## job 8644
// catTrap
module catTrap(Clk, Reset, Down_b, hCount, vCount, rgb, bright, Block_col, Block_row);
For scale: about 94 flip-flops, roughly 17,000 µm² of cells after synthesis.
clock: 6.8 ns
lec_check: 0
cap_margin: 40
cell_pad_in_sites_detail_placement: 0
core_margin: 2
core_utilization: 39
cts_cluster_diameter: 67
cts_cluster_size: 37
hold_slack_margin: 0.07
min_routing_layer: met1
place_density_lb_addon: 0.04
slew_margin: 20
run.sh (not shown) runs the stock make flow with config.mk's settings and CLKGATE_MAP_FILE=.
Job 8644 finished every stage; the final checks, however, were not passed, the failures being negative setup slack.
For job 510, these inputs were changed with respect to job 8644:
# job 8644
export LEC_CHECK = 0
export CAP_MARGIN = 40
export CELL_PAD_IN_SITES_DETAIL_PLACEMENT = 0
export CORE_MARGIN = 2
export CORE_UTILIZATION = 39
export CTS_CLUSTER_DIAMETER = 67
export CTS_CLUSTER_SIZE = 37
export HOLD_SLACK_MARGIN = 0.07
export MIN_ROUTING_LAYER = met1
export PLACE_DENSITY_LB_ADDON = 0.04
export SLEW_MARGIN = 20
create_clock -name core_clock -period 6.8 [get_ports {Clk}]
# job 510
export LEC_CHECK = 0
export CAP_MARGIN = 40
export CELL_PAD_IN_SITES_DETAIL_PLACEMENT = 0
export CORE_MARGIN = 2
export CORE_UTILIZATION = 65
export CTS_CLUSTER_DIAMETER = 67
export CTS_CLUSTER_SIZE = 37
export HOLD_SLACK_MARGIN = -0.09
export MIN_ROUTING_LAYER = met1
export PLACE_DENSITY = 0.6
export SLEW_MARGIN = 20
export TNS_END_PERCENT = 5
create_clock -name core_clock -period 6.8 [get_ports {Clk}]
Findings:
- Run status, job 510: aborted in 5_1_grt, error GRT-0116
- The and-or/or-and share of the synthesized area on job 510 is in line with that on job 8644.
- Diff job 8644 and job 510: number of placed instances, taps included higher in job 8644
- When the final numbers for job 8644 and job 510 were put side by side, the effective utilization at floorplan turned out to be smaller in job 8644.
- Compared with job 8644, job 510 improves die size.
- From job 8644 to job 510 the numbers moved as follows: pre-CTS worst setup slack climbed 0.33 ns, number of buffers added for setup after CTS now sits lower, floorplan die height saw a decrease, site row count fell 17, synthesized cell count ~0 delta.
- Mapped cell area came out exactly the same in job 8644 and job 510.
- Core footprint of job 510 falls short of that of job 8644 by more than a quarter.
Input-level comparison between job 9174 and job 510:
# job 510
export LEC_CHECK = 0
export CAP_MARGIN = 40
export CELL_PAD_IN_SITES_DETAIL_PLACEMENT = 0
export CORE_MARGIN = 2
export CORE_UTILIZATION = 65
export CTS_CLUSTER_DIAMETER = 67
export CTS_CLUSTER_SIZE = 37
export HOLD_SLACK_MARGIN = -0.09
export MIN_ROUTING_LAYER = met1
export PLACE_DENSITY = 0.6
export SLEW_MARGIN = 20
export TNS_END_PERCENT = 5
create_clock -name core_clock -period 6.8 [get_ports {Clk}]
# job 9174
export LEC_CHECK = 0
export CAP_MARGIN = 40
export CELL_PAD_IN_SITES_DETAIL_PLACEMENT = 0
export CORE_MARGIN = 2
export CORE_UTILIZATION = 40
export CTS_CLUSTER_DIAMETER = 365
export CTS_CLUSTER_SIZE = 94
export HOLD_SLACK_MARGIN = 0.07
export MIN_ROUTING_LAYER = met1
export PLACE_DENSITY_LB_ADDON = 0.04
export SETUP_SLACK_MARGIN = 1.95
export SLEW_MARGIN = 20
create_clock -name core_clock -period 6.8 [get_ports {Clk}]
[summary]
Between job 510 and job 9174, the HPWL reported at the end of detailed placement is higher for job 9174.
Across both runs, minimum setup slack after placement was lower for job 9174 than for job 510.
The lower floorplan die width came out of job 510.
On starting density of the core, the lower figure sits with job 9174, not job 510.
Job 9174 -> job 510: arithmetic-cell share of the synthesized area counting full adders, half adders and majority gates delta 0, exact match
The final report for job 9174 shows a completed flow and a layout that fails verification, specifically negative setup slack.
Taking job 510 as the reference, in job 9174 die size went up; number of buffers inserted for hold repair after clock tree synthesis did not really move; placed instance count went up.
Summary: with job 510 as the reference, die extent in y in job 9174 moved up by more than a quarter.
Changes in job 3667 relative to job 9174:
# job 9174
export LEC_CHECK = 0
export CAP_MARGIN = 40
export CELL_PAD_IN_SITES_DETAIL_PLACEMENT = 0
export CORE_MARGIN = 2
export CORE_UTILIZATION = 40
export CTS_CLUSTER_DIAMETER = 365
export CTS_CLUSTER_SIZE = 94
export HOLD_SLACK_MARGIN = 0.07
export MIN_ROUTING_LAYER = met1
export PLACE_DENSITY_LB_ADDON = 0.04
export SETUP_SLACK_MARGIN = 1.95
export SLEW_MARGIN = 20
create_clock -name core_clock -period 6.8 [get_ports {Clk}]
# job 3667
export LEC_CHECK = 0
export ABC_AREA = 1
export CAP_MARGIN = 0
export CELL_PAD_IN_SITES_DETAIL_PLACEMENT = 0
export CORE_MARGIN = 2
export CORE_UTILIZATION = 72
export CTS_CLUSTER_DIAMETER = 67
export CTS_CLUSTER_SIZE = 86
export HOLD_SLACK_MARGIN = 0.07
export MIN_ROUTING_LAYER = met1
export PLACE_DENSITY_LB_ADDON = 0.3
export SLEW_MARGIN = 20
create_clock -name core_clock -period 5.05 [get_ports {Clk}]
==> results <==
Job 3667 did not finish; a tool error ended it in 4_1_cts.
In job 3667 the adder-cell area share of the yosys netlist turned out 0.32 points lower than in job 9174.
Lower detailed placement HPWL among job 3667 and job 9174: job 3667
Instance area at placement ends up lower on job 9174.
Sort job 3667 and job 9174 by total nets after synthesis, ascending, and job 9174 comes first.
Post-synthesis share of cell area spent on xor and xnor gates was lower in job 3667 than in job 9174.
Share of synthesized cell area in and, or, nand and nor gates: job 3667 higher than job 9174
Job 3667 gives less mux contribution to synthesized area than job 9174 did.
Number of enable-type register cells in the synthesized netlist: job 9174 vs job 3667 identical
Taking job 3667 over job 9174, the horizontal die dimension ratio works out to 0.77.

* * *

catTrap again, from the RTL that the note above started with.
export LEC_CHECK = 0
export CAP_MARGIN = 40
export CELL_PAD_IN_SITES_DETAIL_PLACEMENT = 0
export CORE_MARGIN = 2
export CORE_UTILIZATION = 52
export CTS_CLUSTER_DIAMETER = 67
export CTS_CLUSTER_SIZE = 37
export HOLD_SLACK_MARGIN = 0.07
export MIN_ROUTING_LAYER = met1
export SLEW_MARGIN = 20
export TNS_END_PERCENT = 5
create_clock -name core_clock -period 6.8 [get_ports {Clk}]
The first run completed and failed the layout checks on setup timing.
Edit:
- CAP_MARGIN: 40 -> 20
- CELL_PAD_IN_SITES_DETAIL_PLACEMENT: 0 -> default
- CORE_UTILIZATION: 52 -> 58
- CTS_CLUSTER_DIAMETER: 67 -> default
- CTS_CLUSTER_SIZE: 37 -> default
- HOLD_SLACK_MARGIN: 0.07 -> default
- MIN_ROUTING_LAYER: met1 -> default
- TNS_END_PERCENT: 5 -> default
- clock period: 6.8 -> 5.44 ns (I/O delays scaled with it)
Result: This time the run never finished: it broke off in 5_1_grt. Synthesized cell count is unchanged. Die size shrinks by roughly a tenth. Synthesized area stays the same.
Edit:
- ABC_AREA: default -> 1
- CORE_UTILIZATION: 58 -> 66
- TNS_END_PERCENT: default -> 5
- clock period: 5.44 -> 4.13 ns (I/O delays scaled with it)
Result: The new run stopped in 5_1_grt with GRT-0116. Die size goes down by 7.9%. Area after synthesis goes up by 4.6%. Synthesized cell count goes up by 29%.
Edit:
- ABC_AREA: 1 -> default
- CORE_UTILIZATION: 66 -> 30
- TNS_END_PERCENT: 5 -> default
- clock period: 4.13 -> 10.0 ns (I/O delays scaled with it)
With this change the flow passed the timing, DRC and antenna checks.
Area after synthesis is lower by 4.4%.
Die size is higher by 110%.
Synthesized cell count is lower by 22%.
Edit:
- CORE_ASPECT_RATIO: default -> 1.3
- CORE_UTILIZATION: 30 -> 59
- CTS_CLUSTER_DIAMETER: default -> 296
- SLEW_MARGIN: 20 -> 15
Result: The new run did not get past 5_1_grt; synthesized area does not change; synthesized cell count does not change; die size drops by 48%.
Edit:
- ABC_AREA: default -> 1
- CORE_ASPECT_RATIO: 1.3 -> default
- CORE_UTILIZATION: 59 -> 54
- CTS_CLUSTER_DIAMETER: 296 -> default
- SLEW_MARGIN: 15 -> 20
- clock period: 10.0 -> 6.97 ns (I/O delays scaled with it)
The new run failed in 5_1_grt, error GRT-0232.
Area after synthesis climbs by 4.6%.
Die area climbs by 14%.
Synthesized cell count climbs by 29%.
